==> tundra: inputs <==
Design cpu, start of the top module:
module cpu 
	(output wire [7:0] address,
	 output wire [7:0] to_memory,
	 output wire write,
	 input wire [7:0] from_memory, 
     input wire clk, reset);
make LEC_CHECK=0 CAP_MARGIN=20 CELL_PAD_IN_SITES_DETAIL_PLACEMENT=2 CELL_PAD_IN_SITES_GLOBAL_PLACEMENT=0 CORE_ASPECT_RATIO=1.8 CORE_MARGIN=2 CORE_UTILIZATION=45 CTS_CLUSTER_DIAMETER=339 CTS_CLUSTER_SIZE=64 GPL_ROUTABILITY_DRIVEN=0 GPL_TIMING_DRIVEN=0 MIN_ROUTING_LAYER=met2 PLACE_DENSITY=0.76 SETUP_SLACK_MARGIN=2.42 SLEW_MARGIN=20 finish   # period 8.14 ns
run.sh (not shown) runs the stock make flow with config.mk's settings and CLKGATE_MAP_FILE=.
==> inputs of onyx, as changes to tundra <==
- CELL_PAD_IN_SITES_DETAIL_PLACEMENT: 2 -> unset
- CELL_PAD_IN_SITES_GLOBAL_PLACEMENT: 0 -> unset
- CORE_ASPECT_RATIO: 1.8 -> unset
- CORE_UTILIZATION: 45 -> 64
- CTS_CLUSTER_DIAMETER: 339 -> unset
- CTS_CLUSTER_SIZE: 64 -> unset
- GPL_ROUTABILITY_DRIVEN: 0 -> unset
- GPL_TIMING_DRIVEN: 0 -> unset
- MIN_ROUTING_LAYER: met2 -> unset
- PLACE_DENSITY: 0.76 -> unset
- SETUP_SLACK_MARGIN: 2.42 -> unset
==> flow/constraint.sdc (replaced) <==
create_clock -name core_clock -period 4.03 [get_ports {clk}]
set_input_delay 0.8060 -clock core_clock [delete_from_list [all_inputs] [get_ports {clk}]]
set_output_delay 0.8060 -clock core_clock [all_outputs]
set_load 0.01 [all_outputs]
==> inputs of delta, as changes to tundra <==
- ABC_AREA: unset -> 1
- CORE_ASPECT_RATIO: 1.8 -> 1.65
- CORE_UTILIZATION: 45 -> 54
- CTS_CLUSTER_SIZE: 64 -> 49
- GPL_ROUTABILITY_DRIVEN: 0 -> 1
- GPL_TIMING_DRIVEN: 0 -> 1
==> results.toml <==
# yosys + openroad results
[synth]
mux_area_frac = 0.0587
ys_cells = 816
top_area_frac = 0.206
synth_cells = 816
syn_area_per_cell_sq_um = 7.58

[placement]
place_hpwl_um = 16500

[floorplan]
fp-utilization = 0.663
fp.dieH_um = 102

[global_routing]
grt_remaining_overflow = 0
use_met2 = 0.688
use_met1 = 0.552

[run_status]
status = "complete, no violations"

[clock_network]
clk_path_buf_depth = 2
-- figures above: onyx

==> results.toml <==
# implementation run metrics
[run_status]
status = "stopped before the end"
stop_stage = "global routing (5_1_grt)"
error = "[ERROR GRT-0116] Global routing finished with congestion. Check the congestion regions in the DRC Viewer."

[global_routing]
use_met1 = 0
use_met2 = 0.894

[clock_network]
clk_path_buf_depth = 2

[synth]
syn_area_per_cell_sq_um = 7.58
mux_area_frac = 0.0587
synth_cells = 816

[floorplan]
fp-utilization = 0.459

[placement]
place_hpwl_um = 27100
-- figures above: tundra

==> results.toml <==
# implementation run metrics
[run_status]
status = "stopped before the end"
stop_stage = "detailed placement (3_5_place_dp)"
error = "[ERROR DPL-0033] detailed placement checks failed during check placement."

[floorplan]
fp-utilization = 0.549
fp.dieH_um = 139

[synth]
synthFlopType = "dfrtp_1"
ys_seq_frac = 0.215
synth_cells = 943
mux_area_frac = 0
ys_cells = 943
syn_area_per_cell_sq_um = 6.28
async_reset_ff_frac = 1.00
-- figures above: delta


* * *

==> run Z <==
Starting RTL as in the previous note.
==> flow/config.mk <==
export PLATFORM = sky130hd
export DESIGN_NAME = cpu
export DESIGN_NICKNAME = cpu
export VERILOG_FILES = /design/flow/design.v
export SDC_FILE = /design/flow/constraint.sdc
export NUM_CORES = 4
export LEC_CHECK = 0
export CAP_MARGIN = 25
export CELL_PAD_IN_SITES_DETAIL_PLACEMENT = 0
export CORE_ASPECT_RATIO = 1.83
export CORE_MARGIN = 5
export CORE_UTILIZATION = 67
export CTS_CLUSTER_DIAMETER = 78
export GPL_TIMING_DRIVEN = 0
export MIN_ROUTING_LAYER = met1
export PLACE_DENSITY_LB_ADDON = 0.04
export SETUP_SLACK_MARGIN = -0.42
export SLEW_MARGIN = 20
==> flow/constraint.sdc <==
create_clock -name core_clock -period 8.01 [get_ports {clk}]
set_input_delay 1.6020 -clock core_clock [delete_from_list [all_inputs] [get_ports {clk}]]
set_output_delay 1.6020 -clock core_clock [all_outputs]
set_load 0.01 [all_outputs]
==> inputs of run C, as changes to run Z <==
Settings changed: CAP_MARGIN 25 to 20, CELL_PAD_IN_SITES_DETAIL_PLACEMENT 0 to default, CORE_ASPECT_RATIO 1.83 to default, CORE_MARGIN 5 to 2, CORE_UTILIZATION 67 to 70, CTS_CLUSTER_DIAMETER 78 to default, CTS_CLUSTER_SIZE from default to 14, GPL_TIMING_DRIVEN 0 to default, MIN_ROUTING_LAYER met1 to default, PLACE_DENSITY_LB_ADDON 0.04 to default, SETUP_SLACK_MARGIN -0.42 to default.
==> flow/constraint.sdc (replaced) <==
create_clock -name core_clock -period 2.78 [get_ports {clk}]
set_input_delay 0.5560 -clock core_clock [delete_from_list [all_inputs] [get_ports {clk}]]
set_output_delay 0.5560 -clock core_clock [all_outputs]
set_load 0.01 [all_outputs]
==> comparison <==
Run C never finished: it broke off in global routing, error GRT-0116. Run Z finished with timing, DRC and antenna clean.
In run C the die area is smaller than in run Z, by about 15%.
In synthesized cell count, run C and run Z do not differ.
In area after synthesis, run C and run Z do not differ.
==> figures <==
item	run Z	run C
Die boundary width	81.02 um	98.00 um
Pre-placement core utilization	68.29%	71.62%
Instance count after placement with tap cells included	966	1053
Vertical die size	140.0 um	98.00 um
Run status	complete, no violations	stopped before the end
Stage where the flow stopped	-	global routing
# rows	47	34
Dpl hpwl	18570 um	18900 um
Number of setup buffers added after CTS	0	19
CTS Root Cell	sky130_fd_sc_hd__clkbuf_16	sky130_fd_sc_hd__clkbuf_8
Chip area	0.01134 sq mm	0.009603 sq mm
Core region area	0.009056 sq mm	0.008636 sq mm

* * *

==> run H <==
cpu again, from the RTL that the note above started with.
clock: 6.73 ns
lec_check: 0
cap_margin: 20
cell_pad_in_sites_global_placement: 2
core_aspect_ratio: 0.65
core_margin: 5
core_utilization: 40
cts_cluster_size: 53
gpl_routability_driven: 1
gpl_timing_driven: 0
min_routing_layer: met1
slew_margin: 5
tns_end_percent: 15
==> inputs of run E, as changes to run H <==
CELL_PAD_IN_SITES_GLOBAL_PLACEMENT = unset   (was 2)
CORE_ASPECT_RATIO = unset   (was 0.65)
CORE_MARGIN = 2   (was 5)
CORE_UTILIZATION = 66   (was 40)
CTS_CLUSTER_SIZE = unset   (was 53)
GPL_ROUTABILITY_DRIVEN = unset   (was 1)
GPL_TIMING_DRIVEN = unset   (was 0)
MIN_ROUTING_LAYER = unset   (was met1)
SLEW_MARGIN = 20   (was 5)
TNS_END_PERCENT = unset   (was 15)
==> flow/constraint.sdc (replaced) <==
create_clock -name core_clock -period 4.4 [get_ports {clk}]
set_input_delay 0.8800 -clock core_clock [delete_from_list [all_inputs] [get_ports {clk}]]
set_output_delay 0.8800 -clock core_clock [all_outputs]
set_load 0.01 [all_outputs]
==> flow_summary.ini <==
; implementation run metrics
[setup_path]
critPathBufInv = 2
critical_path_cell_sequence = ha_1 > nand2b_1 > or4_1 > and2_1 > a21oi_1 > a2bb2oi_1 > inv_1 > clkdlybuf4s50_1
cp-endpoint = to_memory[2]

[pwr]
pwr_density_cell_mw_per_mm2 = 929.2

[clock_tree]
clkTransAtPathRegs_ns = 0.10

[timing]
min_period_ns = 4.210
worst_slack_ns = 0.1903
measured_slew_at_the_worst_slew_check_pin_ns = 0.9090

[status]
run_status = complete, no violations

[floorplan]
die_width_um = 100.8
(the above is from run E)
==> flow_summary.ini <==
; implementation run metrics
[status]
run_status = complete, no violations

[global_routing]
use_met3 = 0.1055

[pwr]
pwr_density_cell_mw_per_mm2 = 619.4

[timing]
worst_slack_ns = 1.698
measured_slew_at_the_worst_slew_check_pin_ns = 0.9435

[setup_path]
cp-endpoint = to_memory[0]

[cells_and_area]
nonClockInverterCount = 36

[clock_tree]
clkTransAtPathRegs_ns = 0.08

[routing]
drc = 0
(the above is from run H)

* * *

==> inputs of wip/xenon <==
cpu again, from the RTL that the note above started with.
Design cpu, start of the top module:
module cpu 
	(output wire [7:0] address,
	 output wire [7:0] to_memory,
	 output wire write,
	 input wire [7:0] from_memory, 
     input wire clk, reset);
        wire IR_Load;
    wire MAR_Load;
    wire PC_Load;
    wire PC_Inc;
    wire A_Load;
    wire B_Load;
    wire CCR_Load;
    wire[2:0] ALU_Sel;
    wire[1:0] Bus1_Sel, Bus2_Sel;
    wire[7:0] IR;
    wire[3:0] CCR_Result;
	control_unit ctrl_un0 (
        .IR_Load(IR_Load),
        .MAR_Load(MAR_Load),
        .PC_Load(PC_Load),
        .PC_Inc(PC_Inc),
        .A_Load(A_Load),
        .B_Load(B_Load),
        .CCR_Load(CCR_Load),
        .ALU_Sel(ALU_Sel),
        .Bus1_Sel(Bus1_Sel),
        .Bus2_Sel(Bus2_Sel),
        .write(write),
        .IR(IR),
        .CCR_Result(CCR_Result),
        .Clk(clk),
        .Reset(reset)
	);
	data_path dt_pht0 (
		.address(address),
        .to_memory(to_memory),
        .IR_out(IR),
        .CCR_Result(CCR_Result),
        .from_memory(from_memory),
        .ALU_Sel(ALU_Sel),
        .Bus1_Sel(Bus1_Sel),
        .Bus2_Sel(Bus2_Sel),
        .IR_Load(IR_Load),
        .MAR_Load(MAR_Load),
        .PC_Load(PC_Load),
        .PC_Inc(PC_Inc),
        .A_Load(A_Load),
        .B_Load(B_Load),
        .CCR_Load(CCR_Load),
        .Clk(clk),
        .Reset(reset)
	);
endmodule
make LEC_CHECK=0 ABC_AREA=0 CAP_MARGIN=30 CELL_PAD_IN_SITES_DETAIL_PLACEMENT=1 CELL_PAD_IN_SITES_GLOBAL_PLACEMENT=0 CORE_ASPECT_RATIO=0.98 CORE_MARGIN=2 CORE_UTILIZATION=34 CTS_CLUSTER_DIAMETER=368 PLACE_DENSITY=0.37 SETUP_SLACK_MARGIN=0.91 SLEW_MARGIN=20 TNS_END_PERCENT=70 finish   # period 8.85 ns
==> inputs of wip/garnet, as changes to wip/xenon <==
Settings changed: ABC_AREA 0 to unset, CAP_MARGIN 30 to 20, CELL_PAD_IN_SITES_DETAIL_PLACEMENT 1 to unset, CELL_PAD_IN_SITES_GLOBAL_PLACEMENT 0 to unset, CORE_ASPECT_RATIO 0.98 to unset, CORE_UTILIZATION 34 to 63, CTS_CLUSTER_DIAMETER 368 to unset, CTS_CLUSTER_SIZE set to 42, PLACE_DENSITY 0.37 to unset, SETUP_SLACK_MARGIN 0.91 to unset, TNS_END_PERCENT 70 to unset.
==> flow/constraint.sdc (replaced) <==
create_clock -name core_clock -period 2.84 [get_ports {clk}]
set_input_delay 0.5680 -clock core_clock [delete_from_list [all_inputs] [get_ports {clk}]]
set_output_delay 0.5680 -clock core_clock [all_outputs]
set_load 0.01 [all_outputs]
==> out/results.ini <==
[place]
dp_slack_ps = 3781
postPlaceCellArea_sq_um = 6515

[finish]
sh_comb_area = 0.6725
dominant_cells = multi-input combinational cells
seqCellArea_sq_um = 1276

[sta]
finalCritPeriodShare = 0.6182
final-hold-violation-count = 0

[global_route]
grt_pass1_wl_mm = 41.78
grt_util_met1 = 0.3653

[clock_tree]
cts_setup_buffers = 0
cts_tree = yes

[worst_setup_path]
crit_slowest_cell = ha_1

[power_and_ir_drop]
p_per_area_nw_per_um2 = 479.0
switchingPower_w = 0.001876

[min_path]
whs_endpoint = dt_pht0.B[4]

[status]
status = no timing/DRC/antenna violations

[detailed_routing]
vias = 6662
wl_met2_mm = 12.97

(the above is from wip/xenon)
==> out/results.ini <==
[floorplanning]
die_y_um = 103.1

[status]
error = [ERROR GRT-0232] Routing congestion too high. Check the congestion heatmap in the GUI.
lastStage = global routing
status = stopped before the end

[synth]
synth.cell_area_sq_um = 6185

[clock_tree]
cts_hold_buffers = 0
cts_setup_buffers = 19

[place]
dp_slack_ps = -256.8
place_congestion = 1.153

[global_route]
grt_util_met1 = 0.7246

(the above is from wip/garnet)

* * *

==> job 4636 <==
Starting RTL as in the previous note.
make LEC_CHECK=0 CAP_MARGIN=20 CORE_ASPECT_RATIO=0.5 CORE_MARGIN=2 CORE_UTILIZATION=67 CTS_CLUSTER_DIAMETER=339 CTS_CLUSTER_SIZE=10 PLACE_DENSITY=0.39 SETUP_SLACK_MARGIN=1.81 SLEW_MARGIN=15 TNS_END_PERCENT=5 finish   # period 8.0 ns
==> job 9505: changes against job 4636 <==
Settings changed: CORE_ASPECT_RATIO 0.5 to default, CORE_UTILIZATION 67 to 72, CTS_CLUSTER_DIAMETER 339 to 93, CTS_CLUSTER_SIZE 10 to default, PLACE_DENSITY 0.39 to default, SETUP_SLACK_MARGIN 1.81 to default, SLEW_MARGIN 15 to 20, TNS_END_PERCENT 5 to default.
==> flow/constraint.sdc (replaced) <==
create_clock -name core_clock -period 3.58 [get_ports {clk}]
set_input_delay 0.7160 -clock core_clock [delete_from_list [all_inputs] [get_ports {clk}]]
set_output_delay 0.7160 -clock core_clock [all_outputs]
set_load 0.01 [all_outputs]
==> job 8975: changes against job 4636 <==
Settings changed: CELL_PAD_IN_SITES_GLOBAL_PLACEMENT from default to 2, CORE_ASPECT_RATIO 0.5 to default, CORE_UTILIZATION 67 to 40, CTS_CLUSTER_DIAMETER 339 to default, CTS_CLUSTER_SIZE 10 to 53, GPL_ROUTABILITY_DRIVEN from default to 0, GPL_TIMING_DRIVEN from default to 0, PLACE_DENSITY 0.39 to default, SETUP_SLACK_MARGIN 1.81 to default, SLEW_MARGIN 15 to 5, TNS_END_PERCENT 5 to default.
==> impl_metrics.toml <==
# generated from flow reports
[placement]
place_area_um2 = 6370
post-place-cells = 909

[run_status]
status = "finished clean"

[floorplanning]
die_width_um = 140

[final_layout]
buffers = 33
seq-cell-share = 0.195
The numbers above come from job 4636.

==> impl_metrics.toml <==
# generated from flow reports
[final_timing]
worst_slack_ps = -17.3
fin_worst_hold_slack_ps = 407
setup_viol = 1

[floorplanning]
die_width_um = 96.7

[run_status]
status = "finished with violations"
check.faults = "negative setup slack"

[final_layout]
seq-cell-share = 0.187

[placement]
place_area_um2 = 6630
post-place-cells = 932
The numbers above come from job 9505.

==> impl_metrics.toml <==
# generated from flow reports
[global_route]
grt-busiest-layer = "met2"
grt_max_degree = 32

[final_layout]
design.seq.count = 51

[run_status]
status = "finished clean"

[placement]
post-place-cells = 1031

[floorplanning]
die_width_um = 128

[pwr]
comb_power_share = 0.793

[drt]
firstDrtPassIters = 5
The numbers above come from job 8975.


* * *

==> run X: inputs <==
Starting RTL as in the previous note.
export LEC_CHECK = 0
export ABC_AREA = 1
export CAP_MARGIN = 20
export CORE_ASPECT_RATIO = 1.3
export CORE_MARGIN = 2
export CORE_UTILIZATION = 72
export CTS_CLUSTER_DIAMETER = 320
export CTS_CLUSTER_SIZE = 98
export PLACE_DENSITY = 0.86
export SETUP_SLACK_MARGIN = 0.17
export SLEW_MARGIN = 20
export TNS_END_PERCENT = 10
create_clock -name core_clock -period 3.07 [get_ports {clk}]
==> run F: changes against run X <==
- ABC_AREA: 1 -> not set
- CORE_ASPECT_RATIO: 1.3 -> not set
- CORE_UTILIZATION: 72 -> 66
- CTS_CLUSTER_DIAMETER: 320 -> not set
- CTS_CLUSTER_SIZE: 98 -> 42
- PLACE_DENSITY: 0.86 -> not set
- SETUP_SLACK_MARGIN: 0.17 -> 0.76
- TNS_END_PERCENT: 10 -> not set
==> flow/constraint.sdc (replaced) <==
create_clock -name core_clock -period 2.84 [get_ports {clk}]
set_input_delay 0.5680 -clock core_clock [delete_from_list [all_inputs] [get_ports {clk}]]
set_output_delay 0.5680 -clock core_clock [all_outputs]
set_load 0.01 [all_outputs]
==> summary of the runs <==
- Run F stopped in global routing (5_1_grt). Run X ran to the end with no violations.
- In run X the synthesized cell count is higher than in run F, by about 16%.
- Against run F, the area after synthesis of run X is smaller by about 4%.
- In run F the die area is larger than in run X, by 13%.
==> figures <==
	run F	run X
Core utilization before placement	0.6757	0.7439
Final estimated routing congestion in global placement	1.198	1.290
Yosys chip area	6185 sq um	5923 sq um
Result of the run	aborted with a tool error	finished clean
Last stage reached	global routing (5_1_grt)	-
Die Y-Extent	100.8 microns	107.4 microns
Instance tally after logic synthesis	816	943
Syn Std Cell Area	6185 sq um	5923 sq um
Post-synth seq share	0.2064	0.2155
Average instance area after synthesis	7.579 sq um	6.281 sq um
Top cell area share	0.2064	0.2155
Cell Area, Placed	7649 sq um	6349 sq um
